## TPU
module TPU(
    clk,
    rst_n,
    in_valid,
    K,
    M,
    N,
    busy,
    A_wr_en,
    A_index,
    A_data_in,
    A_data_out,
    B_wr_en,
    B_index,
    B_data_in,
    B_data_out,
    C_wr_en,
    C_index,
    C_data_in,
    C_data_out
);
==> flow/config.mk <==
export PLATFORM = sky130hd
export DESIGN_NAME = TPU
export DESIGN_NICKNAME = TPU
export VERILOG_FILES = /design/flow/design.v
export SDC_FILE = /design/flow/constraint.sdc
export NUM_CORES = 4
export LEC_CHECK = 0
export CAP_MARGIN = 15
export CORE_MARGIN = 2
export CORE_UTILIZATION = 72
export CTS_CLUSTER_DIAMETER = 28
export CTS_CLUSTER_SIZE = 32
export MAX_ROUTING_LAYER = met4
export SETUP_SLACK_MARGIN = 1.67
export SLEW_MARGIN = 20
==> flow/constraint.sdc <==
create_clock -name core_clock -period 5.74 [get_ports {clk}]
set_input_delay 1.1480 -clock core_clock [delete_from_list [all_inputs] [get_ports {clk}]]
set_output_delay 1.1480 -clock core_clock [all_outputs]
set_load 0.01 [all_outputs]
run.sh (not shown) runs the stock make flow with config.mk's settings and CLKGATE_MAP_FILE=.
The starting point finished but failed the layout checks on setup timing.
==> next run, changes <==
==> flow/config.mk (replaced) <==
export PLATFORM = sky130hd
export DESIGN_NAME = TPU
export DESIGN_NICKNAME = TPU
export VERILOG_FILES = /design/flow/design.v
export SDC_FILE = /design/flow/constraint.sdc
export NUM_CORES = 4
export LEC_CHECK = 0
export CAP_MARGIN = 20
export CORE_MARGIN = 2
export CORE_UTILIZATION = 19
export SLEW_MARGIN = 20
==> flow/constraint.sdc (replaced) <==
create_clock -name core_clock -period 9.85 [get_ports {clk}]
set_input_delay 1.9700 -clock core_clock [delete_from_list [all_inputs] [get_ports {clk}]]
set_output_delay 1.9700 -clock core_clock [all_outputs]
set_load 0.01 [all_outputs]
Outcome: The new run finished with timing, DRC and antenna clean; design area falls by a few percent; clock power falls by well over a third; cell count rises by a quarter to a third; core utilization falls by 67 points; clock skew falls by 0.019 ns; sequential power falls by well over a third; global-route usage falls by 34 points; synthesized cell count does not change; non-clock buffer count falls by 584; worst setup slack is better by 2.0 ns.
==> next run, changes <==
--- a/flow/config.mk
+++ b/flow/config.mk
@@ -7,5 +7,7 @@
 export LEC_CHECK = 0
-export CAP_MARGIN = 20
+export CAP_MARGIN = 15
 export CORE_MARGIN = 2
-export CORE_UTILIZATION = 19
+export CORE_UTILIZATION = 72
+export CTS_CLUSTER_SIZE = 32
+export SETUP_SLACK_MARGIN = 1.22
 export SLEW_MARGIN = 20
==> flow/constraint.sdc (replaced) <==
create_clock -name core_clock -period 6.84 [get_ports {clk}]
set_input_delay 1.3680 -clock core_clock [delete_from_list [all_inputs] [get_ports {clk}]]
set_output_delay 1.3680 -clock core_clock [all_outputs]
set_load 0.01 [all_outputs]
Now the flow reached the layout checks and failed them: setup timing; count of clock-buffer cells in the layout is lower by 35; clock power is higher by 29%; cell area is lower by about 1.1%; worst hold slack stays flat; combinational power is higher by 73%.
==> next run, changes <==
--- a/flow/config.mk
+++ b/flow/config.mk
@@ -7,2 +7,3 @@
 export LEC_CHECK = 0
+export ABC_AREA = 1
 export CAP_MARGIN = 15
@@ -10,4 +11,4 @@
 export CORE_UTILIZATION = 72
-export CTS_CLUSTER_SIZE = 32
-export SETUP_SLACK_MARGIN = 1.22
+export CTS_CLUSTER_DIAMETER = 397
+export MAX_ROUTING_LAYER = met4
 export SLEW_MARGIN = 20
==> flow/constraint.sdc (replaced) <==
create_clock -name core_clock -period 5.47 [get_ports {clk}]
set_input_delay 1.0940 -clock core_clock [delete_from_list [all_inputs] [get_ports {clk}]]
set_output_delay 1.0940 -clock core_clock [all_outputs]
set_load 0.01 [all_outputs]
What happened: The new run finished with setup timing left; routed wire length increases by about a fifth; combinational power decreases by well over a third; non-clock buffer count increases by 58; cell area rose by a few percent.
==> next run, changes <==
--- a/flow/config.mk
+++ b/flow/config.mk
@@ -7,8 +7,8 @@
 export LEC_CHECK = 0
-export ABC_AREA = 1
 export CAP_MARGIN = 15
 export CORE_MARGIN = 2
-export CORE_UTILIZATION = 72
-export CTS_CLUSTER_DIAMETER = 397
+export CORE_UTILIZATION = 70
+export CTS_CLUSTER_DIAMETER = 28
 export MAX_ROUTING_LAYER = met4
+export SETUP_SLACK_MARGIN = 1.51
 export SLEW_MARGIN = 20
==> flow/constraint.sdc (replaced) <==
create_clock -name core_clock -period 5.56 [get_ports {clk}]
set_input_delay 1.1120 -clock core_clock [delete_from_list [all_inputs] [get_ports {clk}]]
set_output_delay 1.1120 -clock core_clock [all_outputs]
set_load 0.01 [all_outputs]
Outcome:
- The changed run finished but fails on setup timing
- die area rose slightly
- routed wire length fell by a few percent
- cell count fell by about a fifth
- critical path depth fell by 4
- worst setup slack is worse by 0.24 ns
- worst hold slack is worse by 0.15 ns
- core utilization rose by 3.8 points
- clock-buffer cell count rose by 244
- via count fell by roughly a tenth
Power figures rest on the tool's default switching activity, not on a simulated workload.
